==> inputs of 08-21 <==
==> flow/design.v <==
module atan
(
    input                       clk         ,
    input                       rst_n       ,
    input                       trig        ,
    output                      vld         ,
    input       signed  [16:0]  para_in     ,
    output  reg signed  [11:0]  atany            
);
reg                     run_latch   ;
reg             [3:0]   cnt         ;
reg     signed  [18:0]  tmp1        ;
reg     signed  [18:0]  tmp2        ;
wire    signed  [19:0]  y0          ;
reg     signed  [19:0]  xr          ;
reg     signed  [19:0]  yr          ;
reg     signed  [19:0]  x2          ;
reg     signed  [19:0]  y2          ;
always @(posedge clk or negedge rst_n)
begin
    if (!rst_n)
        run_latch <= 1'b0;
    else
    begin
        if (trig)
            run_latch <= 1'b1;
        else if (cnt == 4'd9)
            run_latch <= 1'b0;
    end
end
always @(posedge clk or negedge rst_n)
begin
    if (!rst_n)
        cnt <= 4'd0;
    else
    begin
        if (run_latch)
            cnt <= cnt + 4'd1;
        else
            cnt <= 4'd0;
    end
end
assign vld = (cnt == 4'd10);
assign y0 = para_in<<2;
always @(*)
begin
    if (run_latch)
    begin
        case(cnt)
            4'd0:
            begin
                tmp1 = y2>>>1;
                tmp2 = x2>>>1;
            end
            4'd1:
            begin
                tmp1 = y2>>>2;
                tmp2 = x2>>>2;
            end
            4'd2:
            begin
                tmp1 = y2>>>3;
                tmp2 = x2>>>3;
            end
            4'd3:
            begin
                tmp1 = y2>>>4;
                tmp2 = x2>>>4;
            end
            4'd4:
            begin
                tmp1 = y2>>>5;
                tmp2 = x2>>>5;
            end
            4'd5:
            begin
                tmp1 = y2>>>6;
                tmp2 = x2>>>6;
            end
            4'd6:
            begin
                tmp1 = y2>>>7;
                tmp2 = x2>>>7;
            end
            4'd7:
            begin
                tmp1 = y2>>>8;
                tmp2 = x2>>>8;
            end
            4'd8:
            begin
                tmp1 = y2>>>9;
                tmp2 = x2>>>9;
            end
            4'd9:
            begin
                tmp1 = y2>>>10;
                tmp2 = x2>>>10;
            end
            default:     
            begin
                tmp1 = 19'd0;
                tmp2 = 19'd0;
            end
        endcase
    end
    else
    begin
        tmp1 = 19'd0;
        tmp2 = 19'd0;
    end
end
always @(*)
begin
    if (run_latch)
    begin
        if ((x2[19] == y2[19]) | (x2 == 20'd0) | (y2 == 20'd0))
        begin
            xr = x2 + tmp1;
            yr = y2 - tmp2;
        end
        else
        begin
            xr = x2 - tmp1;
            yr = y2 + tmp2;
        end
    end
    else
    begin
        xr = 20'd0;
        yr = 20'd0;
    end
end
always @(posedge clk or negedge rst_n)
begin
    if (!rst_n)
    begin
        x2 <= 20'd0;
        y2 <= 20'd0;
    end
    else
    begin
        if (trig)
        begin
            if (~para_in[16]) 
            begin
                x2 <= 20'd1024 + y0;
                y2 <= y0 - 20'd1024;
            end
            else  
            begin
                x2 <= 20'd1024 - y0;
                y2 <= y0 + 20'd1024;
            end
        end
        else if (run_latch)
        begin
            x2 <= xr;
            y2 <= yr;
        end
    end
end
always @(posedge clk or negedge rst_n)
begin
    if (!rst_n)
        atany <= 12'd0;
    else 
    begin
        if (trig)
        begin
            if (~para_in[16]) 
                atany <= 12'd804;
            else 
                atany <= 12'd3292;
        end
        else if (run_latch)
        begin
            case (cnt)
                4'd0: 
                begin
                    if ((x2[19] == y2[19]) | (x2 == 20'd0) | (y2 == 20'd0))
                        atany <= atany + 12'd475;
                    else
                        atany <= atany - 12'd475;
                end
                4'd1: 
                begin
                    if ((x2[19] == y2[19]) | (x2 == 20'd0) | (y2 == 20'd0)) 
                        atany <= atany + 12'd251;
                    else
                        atany <= atany - 12'd251;
                end
                4'd2: 
                begin
                    if ((x2[19] == y2[19]) | (x2 == 20'd0) | (y2 == 20'd0)) 
                        atany <= atany + 12'd127;
                    else
                        atany <= atany - 12'd127;
                end
                4'd3: 
                begin
                    if ((x2[19] == y2[19]) | (x2 == 20'd0) | (y2 == 20'd0))
                        atany <= atany + 12'd64;
                    else
                        atany <= atany - 12'd64;
                end
                4'd4: 
                begin
                    if ((x2[19] == y2[19]) | (x2 == 20'd0) | (y2 == 20'd0))
                        atany <= atany + 12'd32;
                    else
                        atany <= atany - 12'd32;
                end
                4'd5: 
                begin
                    if ((x2[19] == y2[19]) | (x2 == 20'd0) | (y2 == 20'd0))
                        atany <= atany + 12'd16;
                    else
                        atany <= atany - 12'd16;
                end
                4'd6: 
                begin
                    if ((x2[19] == y2[19]) | (x2 == 20'd0) | (y2 == 20'd0))
                        atany <= atany + 12'd8;
                    else
                        atany <= atany - 12'd8;
                end
                4'd7: 
                begin
                    if ((x2[19] == y2[19]) | (x2 == 20'd0) | (y2 == 20'd0))
                        atany <= atany + 12'd4;
                    else
                        atany <= atany - 12'd4;
                end
                4'd8: 
                begin
                    if ((x2[19] == y2[19]) | (x2 == 20'd0) | (y2 == 20'd0))
                        atany <= atany + 12'd2;
                    else
                        atany <= atany - 12'd2;
                end
                4'd9: 
                begin
                    if ((x2[19] == y2[19]) | (x2 == 20'd0) | (y2 == 20'd0))
                        atany <= atany + 12'd1;
                    else
                        atany <= atany - 12'd1;
                end
            endcase
        end
    end
end
endmodule
==> flow/run.sh <==
#!/bin/bash
# the make line also repeats each setting of config.mk as NAME=value (left out here)
make -C /OpenROAD-flow-scripts/flow DESIGN_CONFIG=/design/flow/config.mk WORK_HOME=/design/flow/orfs CLKGATE_MAP_FILE= finish
==> flow/config.mk <==
export PLATFORM = sky130hd
export DESIGN_NAME = atan
export DESIGN_NICKNAME = atan
export VERILOG_FILES = /design/flow/design.v
export SDC_FILE = /design/flow/constraint.sdc
export NUM_CORES = 4
export LEC_CHECK = 0
export CAP_MARGIN = 0
export CORE_MARGIN = 3
export CORE_UTILIZATION = 58
export CTS_CLUSTER_DIAMETER = 261
export CTS_CLUSTER_SIZE = 73
export PLACE_DENSITY = 0.73
export SETUP_SLACK_MARGIN = 1.08
export SLEW_MARGIN = 20
==> flow/constraint.sdc <==
create_clock -name core_clock -period 9.13 [get_ports {clk}]
set_input_delay 1.8260 -clock core_clock [delete_from_list [all_inputs] [get_ports {clk}]]
set_output_delay 1.8260 -clock core_clock [all_outputs]
set_load 0.01 [all_outputs]
==> 10-07 (differences from 08-21) <==
Settings changed: CAP_MARGIN 0 to 20, CORE_MARGIN 3 to 2, CORE_UTILIZATION 58 to 57, CTS_CLUSTER_DIAMETER 261 to unset, CTS_CLUSTER_SIZE 73 to unset, PLACE_DENSITY 0.73 to unset, SETUP_SLACK_MARGIN 1.08 to unset.
==> flow/constraint.sdc (replaced) <==
create_clock -name core_clock -period 5.7 [get_ports {clk}]
set_input_delay 1.1400 -clock core_clock [delete_from_list [all_inputs] [get_ports {clk}]]
set_output_delay 1.1400 -clock core_clock [all_outputs]
set_load 0.01 [all_outputs]
==> 07-08 (differences from 08-21) <==
Settings changed: CAP_MARGIN 0 to 20, CORE_MARGIN 3 to 2, CTS_CLUSTER_DIAMETER 261 to unset, CTS_CLUSTER_SIZE 73 to unset, PLACE_DENSITY 0.73 to unset, SETUP_SLACK_MARGIN 1.08 to 1.19.
==> flow/constraint.sdc (replaced) <==
create_clock -name core_clock -period 4.08 [get_ports {clk}]
set_input_delay 0.8160 -clock core_clock [delete_from_list [all_inputs] [get_ports {clk}]]
set_output_delay 0.8160 -clock core_clock [all_outputs]
set_load 0.01 [all_outputs]
==> 02-28 (differences from 08-21) <==
Settings changed: CAP_MARGIN 0 to 5, CELL_PAD_IN_SITES_GLOBAL_PLACEMENT set to 2, CORE_MARGIN 3 to 2, CORE_UTILIZATION 58 to 39, CTS_CLUSTER_DIAMETER 261 to unset, CTS_CLUSTER_SIZE 73 to unset, PLACE_DENSITY 0.73 to unset, SETUP_SLACK_MARGIN 1.08 to unset.
==> flow/constraint.sdc (replaced) <==
create_clock -name core_clock -period 6.0 [get_ports {clk}]
set_input_delay 1.2000 -clock core_clock [delete_from_list [all_inputs] [get_ports {clk}]]
set_output_delay 1.2000 -clock core_clock [all_outputs]
set_load 0.01 [all_outputs]
==> impl_metrics.env <==
# yosys + openroad results
export IMPL_status="finished clean"
export IMPL_m1WireLength_mm=18.4
export IMPL_dp_slack_ns=0.631
export IMPL_cts_tree="yes"
export IMPL_critPathKind="flip-flop to flip-flop"
export IMPL_post_cts_buffers=0
export IMPL_grt_pass1_wl_mm=64.3
export IMPL_final_fill_count=2789
export IMPL_fin_crit_ns=5.50
export IMPL_area_growth_pct=8.52
export IMPL_antenna_found_initial=0
export IMPL_viasPerCell=6.52
export IMPL_buffers=76
(the above is from 02-28)
==> impl_metrics.env <==
# flow metrics
export IMPL_dp_slack_ns=-0.568
export IMPL_yosys_warnings=1
export IMPL_io_pin_count=33
export IMPL_status="stopped before the end"
export IMPL_simple_gate_share_pct=20.7
export IMPL_ys_sh_aoi_pct=35.2
export IMPL_adder_share_pct=10.3
export IMPL_placedInstanceArea_um2=13000
export IMPL_error="[ERROR GRT-0232] Routing congestion too high. Check the congestion heatmap in the GUI."
export IMPL_edf_count=0
export IMPL_synthesis_nets=1491
export IMPL_routabilityCongestion=1.05
export IMPL_post_cts_buffers=67
export IMPL_haltStage="global routing (5_1_grt)"
export IMPL_netlist_instances=1393
export IMPL_gr_total_overflow=8
export IMPL_core_um2=17200
(the above is from 07-08)
==> impl_metrics.env <==
# yosys + openroad results
export IMPL_route_final_wire_length_mm=35.3
export IMPL_critPathKind="flip-flop to flip-flop"
export IMPL_crit_arrival_ns=6.19
export IMPL_fin_crit_ns=5.97
export IMPL_dp_slack_ns=3.34
export IMPL_xor_share_pct=8.90
export IMPL_post_cts_buffers=0
export IMPL_reg2reg_depth=23
export IMPL_sh_seq_area_pct=13.4
export IMPL_buffers=50
export IMPL_status="finished clean"
export IMPL_cts_tree="yes"
export IMPL_min_from="cnt[0]"
export IMPL_grt_pass1_wl_mm=56.4
(the above is from 08-21)
==> impl_metrics.env <==
# yosys + openroad results
export IMPL_status="finished clean"
export IMPL_dp_slack_ns=0.468
export IMPL_fin_crit_ns=5.30
export IMPL_final_fill_count=1638
export IMPL_grt_pass1_wl_mm=58.0
export IMPL_synthesis_nets=1491
export IMPL_cts_tree="yes"
export IMPL_startpoint="cnt[1]"
export IMPL_area_growth_pct=7.00
export IMPL_routabilityCongestion=0.997
export IMPL_antenna_found_initial=0
export IMPL_buffers=77
export IMPL_viasPerCell=7.12
export IMPL_m1WireLength_mm=14.8
export IMPL_adder_share_pct=10.3
export IMPL_root_buffer="clkbuf_16"
export IMPL_post_cts_buffers=0
export IMPL_synth_top_area_share_pct=14.1
(the above is from 10-07)
